==> inputs of trial 36 <==
Design FourBitCPU, start of the top module:
module FourBitCPU(rst, clk, opcode, address, myinput, myoutput, HLT, s_flag, z_flag, c_flag);
make LEC_CHECK=0 CAP_MARGIN=20 CORE_MARGIN=2 CORE_UTILIZATION=72 CTS_CLUSTER_DIAMETER=28 CTS_CLUSTER_SIZE=15 PLACE_DENSITY_LB_ADDON=0.01 SETUP_SLACK_MARGIN=0.69 SLEW_MARGIN=20 finish   # period 4.12 ns
run.sh (not shown) runs the stock make flow with config.mk's settings and CLKGATE_MAP_FILE=.
==> trial 31 (differences from trial 36) <==
Settings changed: CORE_UTILIZATION 72 to 40, CTS_CLUSTER_DIAMETER 28 to not set, CTS_CLUSTER_SIZE 15 to not set, PLACE_DENSITY_LB_ADDON 0.01 to not set, SETUP_SLACK_MARGIN 0.69 to 1.35.
==> flow/constraint.sdc (replaced) <==
create_clock -name core_clock -period 5.73 [get_ports {clk}]
set_input_delay 1.1460 -clock core_clock [delete_from_list [all_inputs] [get_ports {clk}]]
set_output_delay 1.1460 -clock core_clock [all_outputs]
set_load 0.01 [all_outputs]
==> trial 15 (differences from trial 36) <==
Settings changed: CORE_UTILIZATION 72 to 68, CTS_CLUSTER_DIAMETER 28 to not set, CTS_CLUSTER_SIZE 15 to not set, PLACE_DENSITY_LB_ADDON 0.01 to not set, SETUP_SLACK_MARGIN 0.69 to not set.
==> flow/constraint.sdc (replaced) <==
create_clock -name core_clock -period 12.1 [get_ports {clk}]
set_input_delay 2.4200 -clock core_clock [delete_from_list [all_inputs] [get_ports {clk}]]
set_output_delay 2.4200 -clock core_clock [all_outputs]
set_load 0.01 [all_outputs]
==> results <==
- Trial 36 died in global routing on GRT-0232. Trial 31 finished clean. Trial 15 passed the timing, design-rule and antenna checks.
- Against trial 15, the hold slack of trial 31 is worse by 0.00076 ns.
- Against trial 15, the core utilization of trial 31 is lower by 28 points.
- In synthesized area, trial 36 and trial 31 do not differ.
- Of trial 31 and trial 15, trial 31 has the higher clock power (gap 140%, measured against trial 15).
- Of trial 15 and trial 31, trial 15 has the higher first-iteration DRC count (gap 8.5%, measured against trial 31).


==> v28: inputs <==
==> flow/design.v <==
`timescale 1ns / 1ps
module FourBitCPU(rst, clk, opcode, address, myinput, myoutput, HLT, s_flag, z_flag, c_flag);
parameter n=4;
localparam DEPTH = 2**n;
input rst, clk;
input [3:0] opcode;
input [n-1:0] address;
input [7:0] myinput;
output reg [7:0] myoutput;
output reg HLT, s_flag, z_flag, c_flag;
reg [n-1:0] stackPoint;
reg [7:0] stackReg [0:DEPTH-1];
reg [7:0] mem [0:DEPTH-1];
reg [4:0] progCount;
integer i;
wire [n-1:0] addrNext = address + 1'b1;
wire [n-1:0] spDec    = stackPoint - 1'b1;
wire [7:0] memA   = mem[address];
wire [7:0] memA1  = mem[addrNext];
wire [7:0] mem0   = mem[0];
wire [7:0] stkTop = stackReg[stackPoint];
wire [8:0] sum    = {1'b0, memA} + {1'b0, myinput};
wire       borrow = (memA < myinput);
wire [7:0] andRes = memA & myinput;
wire [7:0] orRes  = memA | myinput;
wire [7:0] xorRes = memA ^ myinput;
always @(posedge clk)
begin
if (rst)
begin
  for (i=0; i<DEPTH; i=i+1)
    begin
      mem[i] <= i;
      stackReg[i] <= i;
    end
  c_flag <= 0;
  z_flag <= 0;
  s_flag <= 0;
  myoutput <= 0;
  HLT <= 0;
  progCount <= 0;
  stackPoint <= 4'b1110;
end
else if (progCount < 16 && !HLT)
begin
progCount <= progCount + 1;
case(opcode)
4'b0000:       
begin
  {c_flag, myoutput} <= sum;
  if (memA == 0) z_flag <= 1;
  s_flag <= 1'b0;
end
4'b0001:       
begin
  s_flag <= borrow;
  c_flag <= borrow;
  z_flag <= (memA == 0);
  myoutput <= memA;
end
4'b0010:       
begin
  mem[address] <= memA1;
  mem[addrNext] <= memA;
  myoutput <= memA1;
end
4'b0011:       
begin
  mem[address] <= mem0;
  if (mem0 == 0) z_flag <= 1;
  myoutput <= mem0;
end
4'b0100:       
begin
  myoutput <= memA >> 1;
end
4'b0101:       
begin
  mem[address] <= myinput;
  myoutput <= myinput;
  z_flag <= (myinput == 0);
end
4'b0110:       
begin
  myoutput <= memA;
  z_flag <= (memA == 0);
end
4'b0111:       
begin
  mem[address] <= andRes;
  myoutput <= andRes;
  if (andRes == 0) z_flag <= 1;
end
4'b1000:       
begin
  c_flag <= 0;
  z_flag <= 0;
  s_flag <= 0;
  myoutput <= memA;
end
4'b1001:       
begin
  mem[address] <= orRes;
  myoutput <= orRes;
  z_flag <= (orRes == 0);
  c_flag <= 1'b0;
  s_flag <= 1'b0;
end
4'b1010:       
begin
  mem[address] <= xorRes;
  myoutput <= xorRes;
  z_flag <= (xorRes == 0);
  c_flag <= 1'b0;
  s_flag <= 1'b0;
end
4'b1011:       
begin
  stackPoint <= spDec;
  stackReg[spDec] <= memA;
  myoutput <= memA;
end
4'b1100:       
begin
  mem[address] <= stkTop;
  stackPoint <= stackPoint + 1'b1;
  myoutput <= stkTop;
end
4'b1101:       
begin
  myoutput <= memA << 1;
  z_flag <= (memA == 0);
end
4'b1110:       
begin
  mem[address] <= ~memA;
  myoutput <= ~memA;
end
4'b1111:       
begin
  HLT <= 1'b1;
end
default: myoutput <= 0;
endcase
end
end
endmodule
==> flow/run.sh <==
#!/bin/bash
# the make line also repeats each setting of config.mk as NAME=value (left out here)
make -C /OpenROAD-flow-scripts/flow DESIGN_CONFIG=/design/flow/config.mk WORK_HOME=/design/flow/orfs CLKGATE_MAP_FILE= finish
==> flow/config.mk <==
export PLATFORM = sky130hd
export DESIGN_NAME = FourBitCPU
export DESIGN_NICKNAME = FourBitCPU
export VERILOG_FILES = /design/flow/design.v
export SDC_FILE = /design/flow/constraint.sdc
export NUM_CORES = 4
export LEC_CHECK = 0
export CAP_MARGIN = 20
export CELL_PAD_IN_SITES_GLOBAL_PLACEMENT = 0
export CORE_ASPECT_RATIO = 1.06
export CORE_MARGIN = 2
export CORE_UTILIZATION = 67
export CTS_CLUSTER_SIZE = 36
export GPL_ROUTABILITY_DRIVEN = 1
export GPL_TIMING_DRIVEN = 1
export SETUP_SLACK_MARGIN = 0.01
export SLEW_MARGIN = 15
export TNS_END_PERCENT = 95
==> flow/constraint.sdc <==
create_clock -name core_clock -period 3.21 [get_ports {clk}]
set_input_delay 0.6420 -clock core_clock [delete_from_list [all_inputs] [get_ports {clk}]]
set_output_delay 0.6420 -clock core_clock [all_outputs]
set_load 0.01 [all_outputs]
==> inputs of v15, as changes to v28 <==
==> flow/config.mk (replaced) <==
export PLATFORM = sky130hd
export DESIGN_NAME = FourBitCPU
export DESIGN_NICKNAME = FourBitCPU
export VERILOG_FILES = /design/flow/design.v
export SDC_FILE = /design/flow/constraint.sdc
export NUM_CORES = 4
export LEC_CHECK = 0
export CAP_MARGIN = 20
export CORE_MARGIN = 2
export CORE_UTILIZATION = 70
export SLEW_MARGIN = 20
==> flow/constraint.sdc (replaced) <==
create_clock -name core_clock -period 3.44 [get_ports {clk}]
set_input_delay 0.6880 -clock core_clock [delete_from_list [all_inputs] [get_ports {clk}]]
set_output_delay 0.6880 -clock core_clock [all_outputs]
set_load 0.01 [all_outputs]
==> inputs of v17, as changes to v28 <==
==> flow/config.mk (replaced) <==
export PLATFORM = sky130hd
export DESIGN_NAME = FourBitCPU
export DESIGN_NICKNAME = FourBitCPU
export VERILOG_FILES = /design/flow/design.v
export SDC_FILE = /design/flow/constraint.sdc
export NUM_CORES = 4
export LEC_CHECK = 0
export CAP_MARGIN = 20
export CORE_MARGIN = 2
export CORE_UTILIZATION = 72
export PLACE_DENSITY_LB_ADDON = 0.01
export SETUP_SLACK_MARGIN = 0.69
export SLEW_MARGIN = 20
==> flow/constraint.sdc (replaced) <==
create_clock -name core_clock -period 4.12 [get_ports {clk}]
set_input_delay 0.8240 -clock core_clock [delete_from_list [all_inputs] [get_ports {clk}]]
set_output_delay 0.8240 -clock core_clock [all_outputs]
set_load 0.01 [all_outputs]
==> qor summary <==
metric	v15	v28	v17
Period Utilization, post-route	1.032	-	0.9246
Critical path capture point type	register	-	register
Number of placed cells counting well taps	1,923	2,020	1,739
Fin worst setup slack	-0.1090 ns	-	0.3107 ns
Critical Path End	mem[15][7]	-	mem[3][2]
Routed WL per cell	34.45 µm	-	40.06 µm
Sequential cell area	0.008189 mm²	-	0.008189 mm²
Uppermost metal layer occupied by signal nets	met5	-	met5
Buffers outside the clock class	320	-	216
Switching part of the total power	0.3091	-	0.3225
Count of final hold-check violations	0	-	0
Relative area of non-clock buffer cells in the final design	0.1370	-	0.1049
Slowest cell delay on critical path	0.63 ns	-	0.52 ns
First-pass detailed-route iteration total	10	-	17
Clock slew seen by the registers of the worst setup and hold paths	0.07 ns	-	0.07 ns
Relative contribution of combinational cells to total power	0.240	-	0.258
Sw Pwr	0.002923 W	-	0.002597 W
Leakage power	7.328 nW	-	6.944 nW
Power density normalized to cell area	461.1 mW/mm²	-	396.1 mW/mm²
Tally of clock buffers in the finished layout	34	-	37
Startpoint of the lowest-slack register-to-register path	mem[8][7]	-	mem[10][7]
Vias after detailed routing	16,183	-	16,793
Kind of path behind the tightest hold check	reg -> reg	-	reg -> reg
Logic depth of the worst setup path including buffers	12	-	16
Run status	failed layout checks	stopped before the end	no timing/DRC/antenna violations
Stage where the flow stopped	-	global routing (5_1_grt)	-
Layout check failures	negative setup slack	-	-
Maximum resistive drop on vdd	581.6 µV	-	419.6 µV
Transition time at the pin with the least slew margin	0.9193 ns	-	0.9035 ns


==> cedar: inputs <==
// FourBitCPU: RTL as listed in full above, without the edits since
Settings: LEC_CHECK=0, CAP_MARGIN=15, CORE_MARGIN=2, CORE_UTILIZATION=40, GPL_ROUTABILITY_DRIVEN=0, SLEW_MARGIN=20; clock period 8.0 ns.
==> amber: changes against cedar <==
--- a/flow/config.mk
+++ b/flow/config.mk
@@ -6,7 +6,8 @@
 export NUM_CORES = 4
 export LEC_CHECK = 0
-export CAP_MARGIN = 15
+export CAP_MARGIN = 20
 export CORE_MARGIN = 2
-export CORE_UTILIZATION = 40
-export GPL_ROUTABILITY_DRIVEN = 0
+export CORE_UTILIZATION = 72
+export CTS_CLUSTER_SIZE = 37
+export SETUP_SLACK_MARGIN = 1.51
 export SLEW_MARGIN = 20
==> flow/constraint.sdc (replaced) <==
create_clock -name core_clock -period 5.25 [get_ports {clk}]
set_input_delay 1.0500 -clock core_clock [delete_from_list [all_inputs] [get_ports {clk}]]
set_output_delay 1.0500 -clock core_clock [all_outputs]
set_load 0.01 [all_outputs]
==> fjord: changes against cedar <==
--- a/flow/config.mk
+++ b/flow/config.mk
@@ -6,7 +6,9 @@
 export NUM_CORES = 4
 export LEC_CHECK = 0
-export CAP_MARGIN = 15
+export CAP_MARGIN = 20
+export CORE_ASPECT_RATIO = 1.48
 export CORE_MARGIN = 2
 export CORE_UTILIZATION = 40
-export GPL_ROUTABILITY_DRIVEN = 0
+export CTS_CLUSTER_DIAMETER = 365
+export SETUP_SLACK_MARGIN = 1.9
 export SLEW_MARGIN = 20
==> results <==
cedar produced a clean layout. fjord produced a clean layout. amber completed without violations.
Against amber, the non-clock buffer count of cedar is lower by 99.
Die area: amber < cedar < fjord.
Critical path depth: fjord is lower than cedar (3).
Of amber and fjord, amber has the higher combinational power (gap about 110%, measured against fjord).
In area after synthesis, amber and cedar do not differ.
Global-route usage, highest first: amber, fjord, cedar.
The lowest via count belongs to fjord, the highest to amber.
Total power, lowest first: fjord, cedar, amber.
Synthesized cell count is the same in amber and fjord.
Cell area: fjord < cedar < amber.
Power figures rest on the tool's default switching activity, not on a simulated workload.
